==> inputs of wip/lagoon <==
==> flow/design.v <==
module B2BCD_IP #(parameter WIDTH = 4, parameter DIGIT = 2)(
    Binary_code,
    BCD_code
);
input  [WIDTH-1: 0]   Binary_code;
output [4*DIGIT-1: 0]    BCD_code;
wire [4*DIGIT-1: 0] shift_result [2:WIDTH-1];
wire [4*DIGIT-1: 0]   add_result [2:WIDTH-2];
genvar i, j;
generate
    for(i=2; i<WIDTH; i=i+1)begin : loop_shift
        if(i==2)begin
            assign shift_result[i] = {{(4*DIGIT-3){1'b0}}, Binary_code[WIDTH-1 : WIDTH-3]};
        end
        else begin
            assign shift_result[i] = {add_result[i-1][4*DIGIT-2: 0], Binary_code[WIDTH-i-1]};
        end   
    end
    for(i=2; i<WIDTH-1; i=i+1)begin : loop_add1
        for(j=0; j<DIGIT; j=j+1)begin
            assign add_result[i][4*j+3:4*j] = (shift_result[i][4*j+3:4*j] > 4)? shift_result[i][4*j+3:4*j] + 3 : shift_result[i][4*j+3:4*j]; 
        end      
    end
endgenerate
assign BCD_code = shift_result[WIDTH-1];
endmodule
module UT_TOP (
    clk, 
    rst_n, 
    in_valid, 
    in_time,
    out_valid, 
    out_display, 
    out_day
);
input        clk, rst_n, in_valid;
input [30:0] in_time;
output reg       out_valid;
output reg [3:0] out_display;
output reg [2:0] out_day;
reg  [3:0]  current_state, next_state;
parameter IDLE       = 4'd0  ;
parameter INPUT      = 4'd1  ;
parameter CAL_16YEAR = 4'd2  ;
parameter CAL_4YEAR  = 4'd3  ;
parameter CAL_YEAR   = 4'd4  ;
parameter CAL_MONTH  = 4'd5  ;
parameter CAL_DAY    = 4'd6  ;
parameter CAL_4HOUR  = 4'd7  ;
parameter CAL_HOUR   = 4'd8  ;
parameter CAL_15MIN  = 4'd9  ;
parameter CAL_MIN    = 4'd10 ;
parameter CAL_SEC    = 4'd11 ;
parameter OUT        = 4'd12 ;
parameter time_16years      = 31'd504921600;   
parameter time_4years       = 31'd126230400;   
parameter time_common_years = 31'd31536000;    
parameter time_leap_years   = 31'd31622400;    
parameter time_odd_month    = 31'd2678400;     
parameter time_even_month   = 31'd2592000;     
parameter time_leap_month   = 31'd2505600;     
parameter time_com_month    = 31'd2419200;     
parameter time_day          = 31'd86400;       
parameter time_4hour        = 31'd14400;       
parameter time_hour         = 31'd3600;        
parameter time_15minute     = 31'd900;         
parameter time_minute       = 31'd60;          
reg [3:0] counter;
reg [30:0] in_time_reg;
reg leap;
reg [10:0] year;
reg [3:0]  month;
reg [4:0]  day;
reg [4:0]  hour;
reg [5:0]  minute;
reg [5:0]  second;
wire [10:0] temp_year;
wire [3:0]  temp_month;
wire [2:0]  week;
reg  [10:0] Binary_code;
wire [15:0] BCD_code;
assign temp_year =  (month < 3)? year-1 : year;
assign temp_month = (month < 3)? month + 12 : month;
assign week = (day + 2*temp_month + 3*(temp_month + 1)/5 + temp_year + temp_year/4 - temp_year/100 + temp_year/400 + 1) % 7;
B2BCD_IP #(11, 4) I_B2BCD_IP ( .Binary_code(Binary_code), .BCD_code(BCD_code) );
always @(*)begin
    case (counter)
        0 : Binary_code = year; 
        1 : Binary_code = year;
        2 : Binary_code = year;
        3 : Binary_code = year;
        4 : Binary_code = {7'b0, month};
        5 : Binary_code = {7'b0, month};
        6 : Binary_code = {6'b0, day};
        7 : Binary_code = {6'b0, day};
        8 : Binary_code = {6'b0, hour};
        9 : Binary_code = {6'b0, hour};
        10: Binary_code = {5'b0, minute};
        11: Binary_code = {5'b0, minute};
        12: Binary_code = {5'b0, second};
        13: Binary_code = {5'b0, second};  
        default: Binary_code = year;
    endcase
end
always @(*) begin
    leap = (year[1:0] == 2'b00)? 1: 0;
end
always @(posedge clk or negedge rst_n) begin
    if(!rst_n)begin
        in_time_reg <= 0;
    end
    else if(in_valid)begin
        in_time_reg <= in_time;
    end
    else if(next_state == CAL_16YEAR)begin
        in_time_reg <= (in_time_reg < time_16years)? in_time_reg : in_time_reg - time_16years;
    end
    else if(next_state == CAL_4YEAR)begin
        in_time_reg <= (in_time_reg < time_4years)? in_time_reg : in_time_reg - time_4years;
    end
    else if(next_state == CAL_YEAR)begin
        if(leap)
            in_time_reg <= (in_time_reg < time_leap_years)? in_time_reg : in_time_reg - time_leap_years;
        else
            in_time_reg <= (in_time_reg < time_common_years)? in_time_reg : in_time_reg - time_common_years;
    end
    else if(next_state == CAL_MONTH)begin
        if(month == 2 && leap) 
            in_time_reg <= (in_time_reg < time_leap_month)? in_time_reg: in_time_reg - time_leap_month;
        else if(month == 2 && !leap) 
            in_time_reg <= (in_time_reg < time_com_month)? in_time_reg: in_time_reg - time_com_month;
        else if(month == 1 || month == 3 || month == 5  || month == 7 || month == 8 || month == 10 || month == 12) 
            in_time_reg <= (in_time_reg < time_odd_month)? in_time_reg: in_time_reg - time_odd_month;
        else 
            in_time_reg <= (in_time_reg < time_even_month)? in_time_reg: in_time_reg - time_even_month;
    end
    else if(next_state == CAL_DAY)begin
        in_time_reg <= (in_time_reg < time_day)? in_time_reg: in_time_reg - time_day;
    end
    else if(next_state == CAL_4HOUR)begin
        in_time_reg <= (in_time_reg < time_4hour)? in_time_reg: in_time_reg - time_4hour;
    end
    else if(next_state == CAL_HOUR)begin
        in_time_reg <= (in_time_reg < time_hour)? in_time_reg: in_time_reg - time_hour;
    end
    else if(next_state == CAL_15MIN)begin
        in_time_reg <= (in_time_reg < time_15minute)? in_time_reg: in_time_reg - time_15minute;
    end
    else if(next_state == CAL_MIN)begin
        in_time_reg <= (in_time_reg < time_minute)? in_time_reg: in_time_reg - time_minute;
    end
end
always @(posedge clk or negedge rst_n) begin
    if(!rst_n)begin
        year <= 'd1970;
    end
    else if(next_state == CAL_16YEAR)begin
        year <= (in_time_reg < time_16years)? year: year + 'd16;
    end
    else if(next_state == CAL_4YEAR)begin
        year <= (in_time_reg < time_4years)? year: year + 'd4;
    end
    else if(next_state == CAL_YEAR)begin
        if(leap)
            year <= (in_time_reg < time_leap_years)? year: year + 'd1;
        else
            year <= (in_time_reg < time_common_years)? year: year + 'd1;
    end
    else if(next_state == IDLE)begin
        year <= 'd1970;
    end
end
always @(posedge clk or negedge rst_n) begin
    if(!rst_n)begin
        month <= 'd1;
    end
    else if(next_state == CAL_MONTH)begin
        if(month == 2 && leap) 
            month <= (in_time_reg < time_leap_month)? month: month + 'd1;
        else if(month == 2 && !leap) 
            month <= (in_time_reg < time_com_month)? month: month + 'd1;
        else if(month == 1 || month == 3 || month == 5  || month == 7 || month == 8 || month == 10 || month == 12)
            month <= (in_time_reg < time_odd_month)? month: month + 'd1;
        else 
            month <= (in_time_reg < time_even_month)? month: month + 'd1;
    end
    else if(next_state == IDLE)begin
        month <= 'd1;
    end
end
always @(posedge clk or negedge rst_n) begin
    if(!rst_n)begin
        day <= 'd1;
    end
    else if(next_state == CAL_DAY)begin
        day <= (in_time_reg < time_day)? day : day + 'd1;
    end
    else if(next_state == IDLE)begin
        day <= 'd1;
    end
end
always @(posedge clk or negedge rst_n) begin
    if(!rst_n)begin
        hour <= 'd0;
    end
    else if(next_state == CAL_4HOUR)begin
        hour <= (in_time_reg < time_4hour)? hour : hour + 'd4;
    end
    else if(next_state == CAL_HOUR)begin
        hour <= (in_time_reg < time_hour)? hour : hour + 'd1;
    end
    else if(next_state == IDLE)begin
        hour <= 'd0;
    end
end
always @(posedge clk or negedge rst_n) begin
    if(!rst_n)begin
        minute <= 'd0;
    end
    else if(next_state == CAL_15MIN)begin
        minute <= (in_time_reg < time_15minute)? minute : minute + 'd15;
    end
    else if(next_state == CAL_MIN)begin
        minute <= (in_time_reg < time_minute)? minute : minute + 'd1;
    end
    else if(next_state == IDLE)begin
        minute <= 'd0;
    end
end
always @(*)begin
    second = in_time_reg[5:0];
end
always @(posedge clk or negedge rst_n) begin
    if(!rst_n)begin
        counter <= 'd0;
    end
    else if(next_state == OUT)begin
        counter <= counter + 1;
    end
    else if(next_state == IDLE)begin
        counter <= 'd0;
    end
end
always@(posedge clk or negedge rst_n)begin
    if(!rst_n)begin
        current_state <= IDLE;
    end
    else begin
        current_state <= next_state;
    end
end
always@(*)begin
    if(!rst_n)
        next_state = IDLE ;
    else begin
        case(current_state)
        IDLE:
            next_state = (!in_valid)? IDLE : INPUT;
        INPUT:
            next_state = CAL_16YEAR;
        CAL_16YEAR:
            next_state = (in_time_reg < time_16years)? CAL_4YEAR : CAL_16YEAR;
        CAL_4YEAR:
            next_state = (in_time_reg < time_4years)? CAL_YEAR : CAL_4YEAR;
        CAL_YEAR:begin
            if(leap) 
                next_state = (in_time_reg < time_leap_years)? CAL_MONTH : CAL_YEAR;
            else 
                next_state = (in_time_reg < time_common_years)? CAL_MONTH : CAL_YEAR;
        end
        CAL_MONTH:begin
            if(month == 2 && leap) 
                next_state = (in_time_reg < time_leap_month)? CAL_DAY : CAL_MONTH;
            else if(month == 2 && !leap) 
                next_state = (in_time_reg < time_com_month)? CAL_DAY : CAL_MONTH;
            else if(month == 1 || month == 3 || month == 5  || month == 7 || month == 8 || month == 10 || month == 12) 
                next_state = (in_time_reg < time_odd_month)? CAL_DAY : CAL_MONTH;
            else 
                next_state = (in_time_reg < time_even_month)? CAL_DAY : CAL_MONTH;
        end 
        CAL_DAY:
            next_state = (in_time_reg < time_day)? CAL_4HOUR : CAL_DAY;  
        CAL_4HOUR:
            next_state = (in_time_reg < time_4hour)? CAL_HOUR : CAL_4HOUR;
        CAL_HOUR:
            next_state = (in_time_reg < time_hour)? CAL_15MIN : CAL_HOUR;
        CAL_15MIN:
            next_state = (in_time_reg < time_15minute)? CAL_MIN : CAL_15MIN;
        CAL_MIN:
            next_state = (in_time_reg < time_minute)? OUT : CAL_MIN;
        OUT:
            next_state = (counter == 14)? IDLE : OUT;
        default :
            next_state = IDLE ;
        endcase
    end
end
always @(posedge clk or negedge rst_n) begin
    if (!rst_n) out_valid <= 'd0;
    else if(next_state == OUT) out_valid <= 'd1;
	else out_valid <= 'd0; 
end
always @(posedge clk or negedge rst_n) begin
	if (!rst_n) out_display <= 'd0;
    else if(next_state == OUT)begin
        case (counter)
            0 : out_display <= BCD_code[15:12];
            1 : out_display <= BCD_code[11:8];
            2 : out_display <= BCD_code[7:4];
            3 : out_display <= BCD_code[3:0];
            4 : out_display <= BCD_code[7:4];
            5 : out_display <= BCD_code[3:0];
            6 : out_display <= BCD_code[7:4];
            7 : out_display <= BCD_code[3:0];
            8 : out_display <= BCD_code[7:4];
            9 : out_display <= BCD_code[3:0];
            10: out_display <= BCD_code[7:4];
            11: out_display <= BCD_code[3:0];
            12: out_display <= BCD_code[7:4];
            13: out_display <= BCD_code[3:0];
        endcase
    end 
	else out_display <= 'd0;
end
always @(posedge clk or negedge rst_n) begin
	if (!rst_n) out_day <= 'd0;
    else if(next_state == OUT) out_day <= week;
	else out_day <= 'd0;
end
endmodule
==> flow/run.sh <==
#!/bin/bash
# the make line also repeats each setting of config.mk as NAME=value (left out here)
make -C /OpenROAD-flow-scripts/flow DESIGN_CONFIG=/design/flow/config.mk WORK_HOME=/design/flow/orfs CLKGATE_MAP_FILE= finish
==> flow/config.mk <==
export PLATFORM = sky130hd
export DESIGN_NAME = UT_TOP
export DESIGN_NICKNAME = UT_TOP
export VERILOG_FILES = /design/flow/design.v
export SDC_FILE = /design/flow/constraint.sdc
export NUM_CORES = 4
export LEC_CHECK = 0
export ABC_AREA = 1
export CAP_MARGIN = 40
export CORE_ASPECT_RATIO = 1.35
export CORE_MARGIN = 2
export CORE_UTILIZATION = 72
export CTS_CLUSTER_DIAMETER = 69
export CTS_CLUSTER_SIZE = 10
export HOLD_SLACK_MARGIN = 0.29
export SLEW_MARGIN = 20
==> flow/constraint.sdc <==
create_clock -name core_clock -period 12.3 [get_ports {clk}]
set_input_delay 2.4600 -clock core_clock [delete_from_list [all_inputs] [get_ports {clk}]]
set_output_delay 2.4600 -clock core_clock [all_outputs]
set_load 0.01 [all_outputs]
==> inputs of wip/ember, as changes to wip/lagoon <==
- ABC_AREA: 1 -> default
- CAP_MARGIN: 40 -> 20
- CORE_ASPECT_RATIO: 1.35 -> default
- CORE_UTILIZATION: 72 -> 71
- CTS_CLUSTER_DIAMETER: 69 -> default
- CTS_CLUSTER_SIZE: 10 -> 76
- HOLD_SLACK_MARGIN: 0.29 -> default
- MIN_ROUTING_LAYER: default -> met1
- PLACE_DENSITY_LB_ADDON: default -> 0.05
- SETUP_SLACK_MARGIN: default -> -0.73
==> flow/constraint.sdc (replaced) <==
create_clock -name core_clock -period 13.3 [get_ports {clk}]
set_input_delay 2.6600 -clock core_clock [delete_from_list [all_inputs] [get_ports {clk}]]
set_output_delay 2.6600 -clock core_clock [all_outputs]
set_load 0.01 [all_outputs]
==> inputs of wip/cedar, as changes to wip/lagoon <==
- ABC_AREA: 1 -> default
- CAP_MARGIN: 40 -> 20
- CORE_ASPECT_RATIO: 1.35 -> default
- CORE_MARGIN: 2 -> 9
- CORE_UTILIZATION: 72 -> 28
- CTS_CLUSTER_DIAMETER: 69 -> 130
- CTS_CLUSTER_SIZE: 10 -> 98
- HOLD_SLACK_MARGIN: 0.29 -> default
==> flow/constraint.sdc (replaced) <==
create_clock -name core_clock -period 15.0 [get_ports {clk}]
set_input_delay 3.0000 -clock core_clock [delete_from_list [all_inputs] [get_ports {clk}]]
set_output_delay 3.0000 -clock core_clock [all_outputs]
set_load 0.01 [all_outputs]
==> summary.txt <==
flow finished, numbers: yosys cell count about 2200, starting density of the core around 28%, Mapped Area between 0.015 and 0.02 mm^2, Post-Synthesis Net Count 2369, Final GP Congestion approximately 0.96, total grt overflow 0, die area between 0.06 and 0.07 mm^2, status no timing/DRC/antenna violations, Die H roughly 250 um, top cells by area, synth dfrtp_1 (12%), ha_1 (11%), nand2_1 (6.0%), a21oi_1 (5.7%), o21ai_0 (5.6%), post-cts repair resize count 25, Core Footprint 0.0542 mm^2, simple share between 20% and 30%, dpl cells 2887, met2 usage between 20 and 30%, Setup Fix Bufs, Post-CTS 6
The numbers above come from wip/cedar.

==> summary.txt <==
run results: Post-Synthesis Net Count about 2600, total grt overflow between 150 and 200, Mapped Area approximately 0.015 mm^2, simple share between 20 and 30%, First Err [ERROR GRT-0116] Global routing finished with congestion. Check the congestion regions in the DRC Viewer., leading area contributor after synthesis dfrtp_1, met2 usage between 90% and 100%, Final GP Congestion around 1.2, status aborted with a tool error, Fail Step global routing (5_1_grt), die area roughly 0.022 mm^2, Core Footprint roughly 0.02 mm^2, top cells by area, synth dfrtp_1 (13%), ha_1 (11%), nand2_1 (11%), inv_1 (9.3%), nor2_1 (7.8%), Setup Fix Bufs, Post-CTS 39, dpl cells 2824, Die H 171 um, post-cts repair resize count between 50 and 60
The numbers above come from wip/lagoon.

==> summary.txt <==
flow finished, numbers: post-cts repair resize count 25, met2 usage about three quarters, yosys cell count ~2200, Setup Viol. Count Final 3, Failed Checks negative setup slack, Mapped Area between 0.015 and 0.02 mm^2, Setup WS post-layout -2.07 ns, Post-Synthesis Net Count ~2400, status failed layout checks, total grt overflow 0, Setup Fix Bufs, Post-CTS 18, die area around 0.023 mm^2, Core Footprint 0.0212 mm^2
The numbers above come from wip/ember.

